==> inputs of run a <==
==> flow/design.v <==
module baud_gen #(
    parameter DIV_WIDTH = 20
)(
    input  wire                 clk,
    input  wire                 rst_n,
    input  wire [DIV_WIDTH-1:0] divisor,
    output reg                  tick_16x
);
    reg [DIV_WIDTH-1:0] counter;
    always @(posedge clk or negedge rst_n) begin
        if (!rst_n) begin
            counter  <= 0;
            tick_16x <= 0;
        end else begin
            if (divisor <= 1) begin
                tick_16x <= 1'b0;
                counter  <= 0;
            end
            else if (counter == divisor - 1) begin
                tick_16x <= 1'b1;
                counter  <= 0;
            end 
            else begin
                tick_16x <= 1'b0;
                counter  <= counter + 1;
            end
        end
    end
endmodule
module sync_fifo #(
    parameter DATA_WIDTH = 8,
    parameter DEPTH      = 16
)(
    input  wire                  clk,
    input  wire                  rst_n,
    input  wire                  wr_en,
    input  wire [DATA_WIDTH-1:0] din,
    input  wire                  rd_en,
    output wire [DATA_WIDTH-1:0] dout,  
    output wire                  full,
    output wire                  empty
);
    localparam PTR_WIDTH = $clog2(DEPTH);
    reg [DATA_WIDTH-1:0] mem [0:DEPTH-1];
    reg [PTR_WIDTH:0]    count;
    reg [PTR_WIDTH-1:0]  wr_ptr, rd_ptr;
    assign dout  = mem[rd_ptr];
    assign full  = (count == DEPTH);
    assign empty = (count == 0);
    always @(posedge clk or negedge rst_n) begin
        if (!rst_n) begin
            count  <= 0;
            wr_ptr <= 0;
            rd_ptr <= 0;
        end else begin
            case ({wr_en && !full, rd_en && !empty})
                2'b10: begin  
                    mem[wr_ptr] <= din;
                    wr_ptr      <= (wr_ptr == DEPTH-1) ? 0 : wr_ptr + 1;
                    count       <= count + 1;
                end
                2'b01: begin  
                    rd_ptr      <= (rd_ptr == DEPTH-1) ? 0 : rd_ptr + 1;
                    count       <= count - 1;
                end
                2'b11: begin  
                    mem[wr_ptr] <= din;
                    wr_ptr      <= (wr_ptr == DEPTH-1) ? 0 : wr_ptr + 1;
                    rd_ptr      <= (rd_ptr == DEPTH-1) ? 0 : rd_ptr + 1;
                end
                default: ; 
            endcase
        end
    end
endmodule
module uart_tx (
    input  wire       clk,
    input  wire       rst_n,
    input  wire       tx_start,     
    input  wire [7:0] din,          
    input  wire       s_tick,
    output reg        tx_busy,     
    output reg        tx
);
    localparam [1:0] IDLE=0, START=1, DATA=2, STOP=3;
    reg [1:0] state, next_state;
    reg [3:0] s_count;
    reg [2:0] n_count;
    reg [7:0] tx_reg;
    always @(posedge clk or negedge rst_n) begin
        if (!rst_n) begin
            state   <= IDLE;
            s_count <= 0;
            n_count <= 0;
            tx_reg  <= 0;
            tx      <= 1'b1;
        end else begin
            state <= next_state;
            case (state)
                IDLE: begin
                    tx <= 1'b1;
                    if (tx_start) begin
                        tx_reg  <= din;
                        s_count <= 0;
                    end
                end
                START: begin
                    tx <= 1'b0;
                    n_count <= 0; 
                    if (s_tick) s_count <= (s_count == 15) ? 0 : s_count + 1;
                end
                DATA: begin
                    tx <= tx_reg[0];  
                    if (s_tick) begin
                        if (s_count == 15) begin
                            s_count <= 0;
                            tx_reg  <= tx_reg >> 1;
                            if (n_count < 7) n_count <= n_count + 1;
                        end else s_count <= s_count + 1;
                    end
                end
                STOP: begin
                    tx <= 1'b1;
                    if (s_tick) begin
                        if (s_count == 15) s_count <= 0;
                        else s_count <= s_count + 1;
                    end
                end
            endcase
        end
    end
    always @(*) begin
        next_state = state;
        tx_busy    = 1'b1; 
        case (state)
            IDLE: begin
                tx_busy = 1'b0; 
                if (tx_start) next_state = START;
            end
            START: if (s_tick && s_count == 15) next_state = DATA;
            DATA:  if (s_tick && s_count == 15 && n_count == 7) next_state = STOP;
            STOP:  if (s_tick && s_count == 15) next_state = IDLE;
        endcase
    end
endmodule
module uart_rx (
    input  wire       clk,
    input  wire       rst_n,
    input  wire       rx,          
    input  wire       s_tick,
    output reg  [7:0] dout,
    output reg        rx_done_tick
);
    localparam [1:0] IDLE=0, START=1, DATA=2, STOP=3;
    reg [1:0] state, next_state;
    reg [3:0] s_count;
    reg [2:0] n_count;
    reg [7:0] rx_reg;
    always @(posedge clk or negedge rst_n) begin
        if (!rst_n) begin
            state   <= IDLE;
            s_count <= 0;
            n_count <= 0;
            rx_reg  <= 0;
            dout    <= 0;
            rx_done_tick <= 0;
        end else begin
            state <= next_state;
            rx_done_tick <= 1'b0;
            case (state)
                IDLE: if (~rx) s_count <= 0;
                START: begin
                    n_count <= 0;  
                    if (s_tick) s_count <= (s_count == 7) ? 0 : s_count + 1;
                end
                DATA: if (s_tick) begin
                    if (s_count == 15) begin
                        s_count <= 0;
                        rx_reg <= {rx, rx_reg[7:1]};
                        if (n_count < 7) n_count <= n_count + 1;
                    end else s_count <= s_count + 1;
                end
                STOP: if (s_tick) begin
                    if (s_count == 15) begin
                         rx_done_tick <= 1'b1;
                         dout <= rx_reg;
                         s_count <= 0;
                    end else s_count <= s_count + 1;
                end
            endcase
        end
    end
    always @(*) begin
        next_state = state;
        case (state)
            IDLE:  if (~rx) next_state = START;
            START: if (s_tick && s_count == 7) next_state = (~rx) ? DATA : IDLE;
            DATA:  if (s_tick && s_count == 15 && n_count == 7) next_state = STOP;
            STOP:  if (s_tick && s_count == 15) next_state = IDLE;
        endcase
    end
endmodule
    module apb_uart (
    input  wire        pclk,
    input  wire        presetn,
    input  wire [31:0] paddr,
    input  wire        psel,
    input  wire        penable,
    input  wire        pwrite,
    input  wire [31:0] pwdata,
    output reg  [31:0] prdata,
    output wire        pready,
    output wire        pslverr,
    output wire        tx_o,
    input  wire        rx_i
);
    initial begin
        if (16 < 2) $error("FIFO DEPTH must be >= 2");
    end
    wire rst_n = presetn; 
    assign pready  = 1'b1;   
    assign pslverr = 1'b0;
    reg rx_sync1, rx_sync2;
    always @(posedge pclk or negedge rst_n) begin
        if (!rst_n) begin
            rx_sync1 <= 1'b1;
            rx_sync2 <= 1'b1;
        end else begin
            rx_sync1 <= rx_i;
            rx_sync2 <= rx_sync1; 
        end
    end
    reg  [19:0] baud_divisor;
    wire        s_tick;
    wire [7:0]  tx_fifo_out, rx_fifo_out, rx_data_raw;
    wire        tx_full, tx_empty, rx_full, rx_empty;
    wire        rx_done_tick;
    wire        uart_tx_busy;
    reg         tx_fifo_rd_en;
    reg         uart_tx_start;
    reg  [7:0]  uart_tx_data_latched;
    wire wr_en = psel & penable & pwrite;
    wire rd_en = psel & penable & ~pwrite;
    wire [3:0] addr = paddr[3:0];
    localparam [1:0] S_TX_IDLE = 0, S_TX_POP = 1, S_TX_START = 2;
    reg [1:0] tx_fsm_state;
    always @(posedge pclk or negedge rst_n) begin
        if (!rst_n) begin
            tx_fsm_state   <= S_TX_IDLE;
            tx_fifo_rd_en  <= 0;
            uart_tx_start  <= 0;
            uart_tx_data_latched <= 0;
        end else begin
            tx_fifo_rd_en <= 0;
            uart_tx_start <= 0;
            case (tx_fsm_state)
                S_TX_IDLE: begin
                    if (!tx_empty && !uart_tx_busy && !uart_tx_start) begin  
                        tx_fifo_rd_en <= 1; 
                        uart_tx_data_latched <= tx_fifo_out;
                        tx_fsm_state <= S_TX_START;
                    end
                end
                S_TX_START: begin
                    uart_tx_start <= 1; 
                    tx_fsm_state  <= S_TX_IDLE;
                end
                default: tx_fsm_state <= S_TX_IDLE;
            endcase
        end
    end
    always @(posedge pclk or negedge rst_n) begin
        if (!rst_n) baud_divisor <= 20'd325;
        else if (wr_en && addr == 4'h08) baud_divisor <= pwdata[19:0];
    end
    always @(*) begin
        prdata = 32'b0;
        case (addr)
            4'h00: prdata = {24'b0, rx_fifo_out}; 
            4'h04: prdata = {30'b0, rx_empty, tx_full};
            4'h08: prdata = {12'b0, baud_divisor};
            default: prdata = 32'b0;
        endcase
    end
    baud_gen #(.DIV_WIDTH(20)) u_baud (
        .clk(pclk), .rst_n(rst_n),
        .divisor(baud_divisor), .tick_16x(s_tick)
    );
    sync_fifo #(.DATA_WIDTH(8), .DEPTH(16)) u_tx_fifo (
        .clk(pclk), .rst_n(rst_n),
        .wr_en(wr_en && (addr == 4'h00)),
        .din(pwdata[7:0]),
        .rd_en(tx_fifo_rd_en), 
        .dout(tx_fifo_out), 
        .full(tx_full), .empty(tx_empty)
    );
    uart_tx u_tx (
        .clk(pclk), .rst_n(rst_n),
        .tx_start(uart_tx_start),
        .din(uart_tx_data_latched),
        .s_tick(s_tick),
        .tx_busy(uart_tx_busy),
        .tx(tx_o)
    );
    sync_fifo #(.DATA_WIDTH(8), .DEPTH(16)) u_rx_fifo (
        .clk(pclk), .rst_n(rst_n),
        .wr_en(rx_done_tick),
        .din(rx_data_raw),
        .rd_en(rd_en && (addr == 4'h00)),
        .dout(rx_fifo_out),
        .full(rx_full), .empty(rx_empty)
    );
    uart_rx u_rx (
        .clk(pclk), .rst_n(rst_n),
        .rx(rx_sync2), 
        .s_tick(s_tick),
        .dout(rx_data_raw),
        .rx_done_tick(rx_done_tick)
    );
endmodule
==> flow/run.sh <==
#!/bin/bash
# the make line also repeats each setting of config.mk as NAME=value (left out here)
make -C /OpenROAD-flow-scripts/flow DESIGN_CONFIG=/design/flow/config.mk WORK_HOME=/design/flow/orfs CLKGATE_MAP_FILE= finish
==> flow/config.mk <==
export PLATFORM = sky130hd
export DESIGN_NAME = apb_uart
export DESIGN_NICKNAME = apb_uart
export VERILOG_FILES = /design/flow/design.v
export SDC_FILE = /design/flow/constraint.sdc
export NUM_CORES = 4
export LEC_CHECK = 0
export ABC_AREA = 1
export CAP_MARGIN = 5
export CORE_ASPECT_RATIO = 1.03
export CORE_MARGIN = 2
export CORE_UTILIZATION = 72
export CTS_CLUSTER_DIAMETER = 354
export CTS_CLUSTER_SIZE = 24
export GPL_ROUTABILITY_DRIVEN = 0
export MIN_ROUTING_LAYER = met1
export PLACE_DENSITY_LB_ADDON = 0.01
export SETUP_SLACK_MARGIN = 0.79
export SLEW_MARGIN = 20
==> flow/constraint.sdc <==
create_clock -name core_clock -period 2.71 [get_ports {pclk}]
set_input_delay 0.5420 -clock core_clock [delete_from_list [all_inputs] [get_ports {pclk}]]
set_output_delay 0.5420 -clock core_clock [all_outputs]
set_load 0.01 [all_outputs]
==> run b (differences from run a) <==
==> flow/config.mk (replaced) <==
export PLATFORM = sky130hd
export DESIGN_NAME = apb_uart
export DESIGN_NICKNAME = apb_uart
export VERILOG_FILES = /design/flow/design.v
export SDC_FILE = /design/flow/constraint.sdc
export NUM_CORES = 4
export LEC_CHECK = 0
export ABC_AREA = 1
export CAP_MARGIN = 20
export CORE_MARGIN = 2
export CORE_UTILIZATION = 72
export CTS_CLUSTER_DIAMETER = 362
export CTS_CLUSTER_SIZE = 15
export PLACE_DENSITY_LB_ADDON = 0.01
export SLEW_MARGIN = 20
==> flow/constraint.sdc (replaced) <==
create_clock -name core_clock -period 2.72 [get_ports {pclk}]
set_input_delay 0.5440 -clock core_clock [delete_from_list [all_inputs] [get_ports {pclk}]]
set_output_delay 0.5440 -clock core_clock [all_outputs]
set_load 0.01 [all_outputs]
==> run c (differences from run a) <==
==> flow/config.mk (replaced) <==
export PLATFORM = sky130hd
export DESIGN_NAME = apb_uart
export DESIGN_NICKNAME = apb_uart
export VERILOG_FILES = /design/flow/design.v
export SDC_FILE = /design/flow/constraint.sdc
export NUM_CORES = 4
export LEC_CHECK = 0
export CAP_MARGIN = 20
export CELL_PAD_IN_SITES_GLOBAL_PLACEMENT = 0
export CORE_ASPECT_RATIO = 1.08
export CORE_MARGIN = 2
export CORE_UTILIZATION = 40
export CTS_CLUSTER_DIAMETER = 60
export CTS_CLUSTER_SIZE = 73
export PLACE_DENSITY_LB_ADDON = 0.11
export SETUP_SLACK_MARGIN = 0.77
export SLEW_MARGIN = 35
==> flow/constraint.sdc (replaced) <==
create_clock -name core_clock -period 6.0 [get_ports {pclk}]
set_input_delay 1.2000 -clock core_clock [delete_from_list [all_inputs] [get_ports {pclk}]]
set_output_delay 1.2000 -clock core_clock [all_outputs]
set_load 0.01 [all_outputs]
==> run d (differences from run a) <==
==> flow/config.mk (replaced) <==
export PLATFORM = sky130hd
export DESIGN_NAME = apb_uart
export DESIGN_NICKNAME = apb_uart
export VERILOG_FILES = /design/flow/design.v
export SDC_FILE = /design/flow/constraint.sdc
export NUM_CORES = 4
export LEC_CHECK = 0
export ABC_AREA = 1
export CAP_MARGIN = 20
export CORE_MARGIN = 2
export CORE_UTILIZATION = 68
export CTS_CLUSTER_SIZE = 15
export SLEW_MARGIN = 20
==> flow/constraint.sdc (replaced) <==
create_clock -name core_clock -period 2.72 [get_ports {pclk}]
set_input_delay 0.5440 -clock core_clock [delete_from_list [all_inputs] [get_ports {pclk}]]
set_output_delay 0.5440 -clock core_clock [all_outputs]
set_load 0.01 [all_outputs]
==> notes <==
Run c finished clean. Run d finished with negative setup slack left. Run b produced a layout that fails on negative hold slack, negative setup slack. Run a produced a layout that fails on negative setup slack. The lowest wire length belongs to run c, the highest to run a. The highest design area belongs to run a, the lowest to run c. Clock-buffer cell count, highest first: run d, run b, run c, run a. In sequential cell count, run b and run c do not differ. Against run c, the sequential power of run a is larger by 120%. Setup slack: run c is higher than run a (1.8 ns). In run a the first-iteration DRC count is larger than in run d, by about 50%. Of run c and run d, run d has the higher final cell count (gap about 12%, measured against run d).
==> figures <==
item	run a	run c	run d	run b
Result of the run	failed layout checks	timing/DRC/antenna clean	failed layout checks	failed layout checks
Reasons for failing layout checks	negative setup slack	-	negative setup slack	negative hold slack, negative setup slack
Standard-cell row count	57	78	58	56
Power consumed by the clock network	3.19 mW	2.09 mW	4.98 mW	3.98 mW
HPWL after DPL	28.80 mm	27.33 mm	28.60 mm	28.66 mm
Maximum VDD drop	0.0008777 V	0.0001951 V	0.0007258 V	0.0006758 V
Total negative slack for setup checks	-3.196 ns	0 ns	-3.823 ns	-3.094 ns
Number of gates given a new drive strength after cts	202	0	133	94
Die width	156.5 um	203.2 um	163.3 um	158.8 um
Number of violations reported at the end of detailed-routing iteration 0	2261	797	1529	1746
Fp util	73.30%	40.66%	68.90%	73.49%
Summed area of non-filler cells in the final layout	21620 sq um	19330 sq um	20810 sq um	20060 sq um
Terminus of the critical flop-to-flop path	u_tx_fifo.count[4]	u_tx_fifo.mem[1][4]	u_tx_fifo.count[4]	u_rx_fifo.mem[8][1]
Power per cell area	658.1 nW/um^2	335.0 nW/um^2	707.2 nW/um^2	670.7 nW/um^2
Unique cell types	51	77	51	51
Instance count of the mapped netlist	1689	1340	1689	1689
Met2 wirelength from detailed routing	26.44 mm	20.50 mm	21.37 mm	22.07 mm
Met1 Usage GRT	47.44%	25.82%	45.50%	47.33%
Power is estimated from default activity; no workload was simulated.
